Design mips_single_cycle, start of the top module:
module mips_single_cycle 
(rst, clk, inst_adr, inst, data_adr, data_in,
 data_out, mem_read, mem_write);
  input rst, clk;
  output [31:0] inst_adr;
  input  [31:0] inst;
  output [31:0] data_adr;
  input  [31:0] data_in;
  output [31:0] data_out;
  output mem_read, mem_write;
  wire reg_dst, mem_to_reg, alu_src,
   pc_src, reg_write, zero,jalSel,wRsel,jSel,pcSel;
  wire [2:0] alu_ctrl;
  datapath DP(  
    clk, rst, inst_adr, inst, data_adr,
    data_out, data_in ,reg_dst, mem_to_reg, alu_src, 
    pc_src, alu_ctrl, reg_write,
    zero, jalSel, wRsel, jSel, pcSel
            );
  controller CU(  
    inst[31:26], inst[5:0], zero, reg_dst,
     mem_to_reg, reg_write, alu_src,
      mem_read, mem_write, pc_src, alu_ctrl,
       jSel, wRsel, jalSel, pcSel
                );
endmodule
For scale: roughly 4800 cells after synthesis, roughly 160 I/O pins, ~61000 µm² of cells after synthesis.
clock: 5.99 ns
lec_check: 0
cap_margin: 20
core_margin: 2
core_utilization: 66
max_routing_layer: met4
setup_slack_margin: -0.39
slew_margin: 20
run.sh (not shown) runs the stock make flow with config.mk's settings and CLKGATE_MAP_FILE=.
The starting point failed in global routing, error GRT-0232.
Next try:
- CORE_UTILIZATION: 66 -> 58
- MAX_ROUTING_LAYER: met4 -> unset
- SETUP_SLACK_MARGIN: -0.39 -> 1.38
After rerunning:
- With this change the flow reached the layout checks and failed them: setup timing
- synthesized cell count does not change
- die area went up by about 14%
- synthesized area is unchanged
Next try:
- CORE_UTILIZATION: 58 -> 45
- SETUP_SLACK_MARGIN: 1.38 -> unset
- clock period: 5.99 -> 10.8 ns (I/O delays scaled with it)
After rerunning: Now the flow completed with no timing, DRC or antenna violations. Critical path depth falls by 2. Routed wire length is lower by 7.7%. Die size grows by about 30%. Sequential share of layout area came out higher by 5.6 points. Cell count fell by about 6%. Clock power shrinks by about 40%. Worst setup slack gets better by 1.5 ns. Sequential cell count does not change.
Next try:
- CORE_UTILIZATION: 45 -> 66
- CTS_CLUSTER_SIZE: unset -> 38
- HOLD_SLACK_MARGIN: unset -> 0.29
- MAX_ROUTING_LAYER: unset -> met4
- SETUP_SLACK_MARGIN: unset -> 2.05
- clock period: 10.8 -> 8.79 ns (I/O delays scaled with it)
Critical path depth went up by 7.
Via count went up by 17%.
Cell count went down by 1.0%.
Power went up by 33%.
Non-clock buffer count went up by 461.
Count of clock-buffer cells in the layout went down by 3.
Die area went down by 32%.
Routed wire length went up by 14%.
Next try:
- CORE_UTILIZATION: 66 -> 40
- CTS_CLUSTER_SIZE: 38 -> unset
- HOLD_SLACK_MARGIN: 0.29 -> unset
- MAX_ROUTING_LAYER: met4 -> unset
- SETUP_SLACK_MARGIN: 2.05 -> unset
- clock period: 8.79 -> 11.0 ns (I/O delays scaled with it)
Result: The changed run completed without violations; core utilization came out lower by 35 points; routed wire length came out lower by 14%; design area came out lower by 6.5%; sequential share of layout area came out higher by 2.9 points; worst setup slack gets better by 0.21 ns; global-route usage came out lower by 28 points; total power came out lower by 27%; synthesized cell count is unchanged; first-iteration DRC count came out lower by 37%.
Next try:
- CORE_UTILIZATION: 40 -> 61
- MAX_ROUTING_LAYER: unset -> met4
- SETUP_SLACK_MARGIN: unset -> 1.57
- clock period: 11.0 -> 5.99 ns (I/O delays scaled with it)
After rerunning: With this change the flow completed and failed the layout checks on setup timing; core utilization rises by 32 points; die size falls by 34%; hold slack gets better by 0.092 ns; routed wire length rises by 7.3%.

========
== lane 1 ==
mips_single_cycle again, from the RTL that the note above started with.
make LEC_CHECK=0 ABC_AREA=0 CAP_MARGIN=25 CELL_PAD_IN_SITES_DETAIL_PLACEMENT=0 CORE_MARGIN=2 CORE_UTILIZATION=62 CTS_CLUSTER_DIAMETER=23 CTS_CLUSTER_SIZE=81 GPL_ROUTABILITY_DRIVEN=0 GPL_TIMING_DRIVEN=0 MAX_ROUTING_LAYER=met5 PLACE_DENSITY_LB_ADDON=0.01 SLEW_MARGIN=20 finish   # period 13.4 ns
[flow] lane 1 | stages: complete | final checks: fail | reason: setup timing
Modified inputs, lane 2 compared to lane 1
==> flow/config.mk <==
export PLATFORM = sky130hd
export DESIGN_NAME = mips_single_cycle
export DESIGN_NICKNAME = mips_single_cycle
export VERILOG_FILES = /design/flow/design.v
export SDC_FILE = /design/flow/constraint.sdc
export NUM_CORES = 4
export LEC_CHECK = 0
export CAP_MARGIN = 20
export CORE_MARGIN = 2
export CORE_UTILIZATION = 60
export CTS_CLUSTER_SIZE = 61
export HOLD_SLACK_MARGIN = 0.3
export SETUP_SLACK_MARGIN = 1.38
export SLEW_MARGIN = 20
==> flow/constraint.sdc <==
create_clock -name core_clock -period 5.99 [get_ports {clk}]
set_input_delay 1.1980 -clock core_clock [delete_from_list [all_inputs] [get_ports {clk}]]
set_output_delay 1.1980 -clock core_clock [all_outputs]
set_load 0.01 [all_outputs]
The run showing the greater number of buffers and inverters on the critical path is lane 1.
Lane 2 vs lane 1: later-pin clock latency in the skew report down
In the reports for lane 2 and lane 1, the smaller count of filler cells inserted in the layout belongs to lane 1.
Die size in lane 2 vs lane 1: up 3.3%
Between lane 2 and lane 1, it is lane 2 whose net switching power is higher, by about 80%.
Comparing lane 2 and lane 1, the higher global routing met3 resource utilization is on lane 1.
Summary of lane 2 over lane 1: pre-CTS setup slack went down 1.19 ns; routed wire length shows a reduction of about 9%.
Complete run, failing final checks: lane 1, reason setup timing.
Lane 2 ran in full, but the layout does not pass; the checks complain about setup timing.
The inputs of lane 3 differ from those of lane 2 as listed below.
-- flow/config.mk --
<<< lane 2, line 10
export CORE_UTILIZATION = 60
export CTS_CLUSTER_SIZE = 61
export HOLD_SLACK_MARGIN = 0.3
export SETUP_SLACK_MARGIN = 1.38
>>> lane 3, line 10
export CORE_UTILIZATION = 65
==> flow/constraint.sdc <==
create_clock -name core_clock -period 8.95 [get_ports {clk}]
set_input_delay 1.7900 -clock core_clock [delete_from_list [all_inputs] [get_ports {clk}]]
set_output_delay 1.7900 -clock core_clock [all_outputs]
set_load 0.01 [all_outputs]
==> comparison <==
Lane 3: all stages done; final checks FAILED (setup timing). Relative to lane 2, final total power has gone down in lane 3. Lane 3 against lane 2: fraction of met3 tracks used by global routing now larger, via count has decreased, largest stage delay on the critical path now sits lower. Diff lane 2 -> lane 3: relative area change from synthesis to final layout lost 8.5 points; global-route wire length before repair -about 2.2%; number of cells after detailed placement lower; clock-buffer cell count fell by 2. Relative to lane 2, sequential share of layout area has increased by 2.8 points in lane 3.
The following lists how lane 4 was set up differently from lane 3:
-- flow/config.mk --
<<< lane 3, line 10
export CORE_UTILIZATION = 65
>>> lane 4, line 10
export CORE_UTILIZATION = 71
export CTS_CLUSTER_DIAMETER = 364
export CTS_CLUSTER_SIZE = 100
export PLACE_DENSITY = 0.39
<<< lane 3, line 12
>>> lane 4, line 15
export TNS_END_PERCENT = 5
==> flow/constraint.sdc <==
create_clock -name core_clock -period 6.03 [get_ports {clk}]
set_input_delay 1.2060 -clock core_clock [delete_from_list [all_inputs] [get_ports {clk}]]
set_output_delay 1.2060 -clock core_clock [all_outputs]
set_load 0.01 [all_outputs]
Results
Lane 4: number of levels the H-tree was split into is 2 lower than what lane 3 reported. Lane 3 -> lane 4: number of standard cells reported by yosys delta 0, exact match. Compared lane 4 vs lane 3, and post-placement cell count is up in lane 4. Number of clock buffers inserted by TritonCTS for lane 4: 92 down relative to lane 3. Number of distinct library cells after synthesis: lane 3 vs lane 4 identical. The higher number of setup buffers added after CTS came out of lane 4. Complete run, failing final checks: lane 3, reason setup timing. Lane 4 did not finish: a tool error stopped it during global routing (5_1_grt). The lower half-perimeter wire length after placement came out of lane 3. Full die area in lane 4 vs lane 3: down 8.3%. The die outline width of lane 4 falls short of that of lane 3 by 13 um.
No activity file was given, so power comes from the tool's default toggle rates.
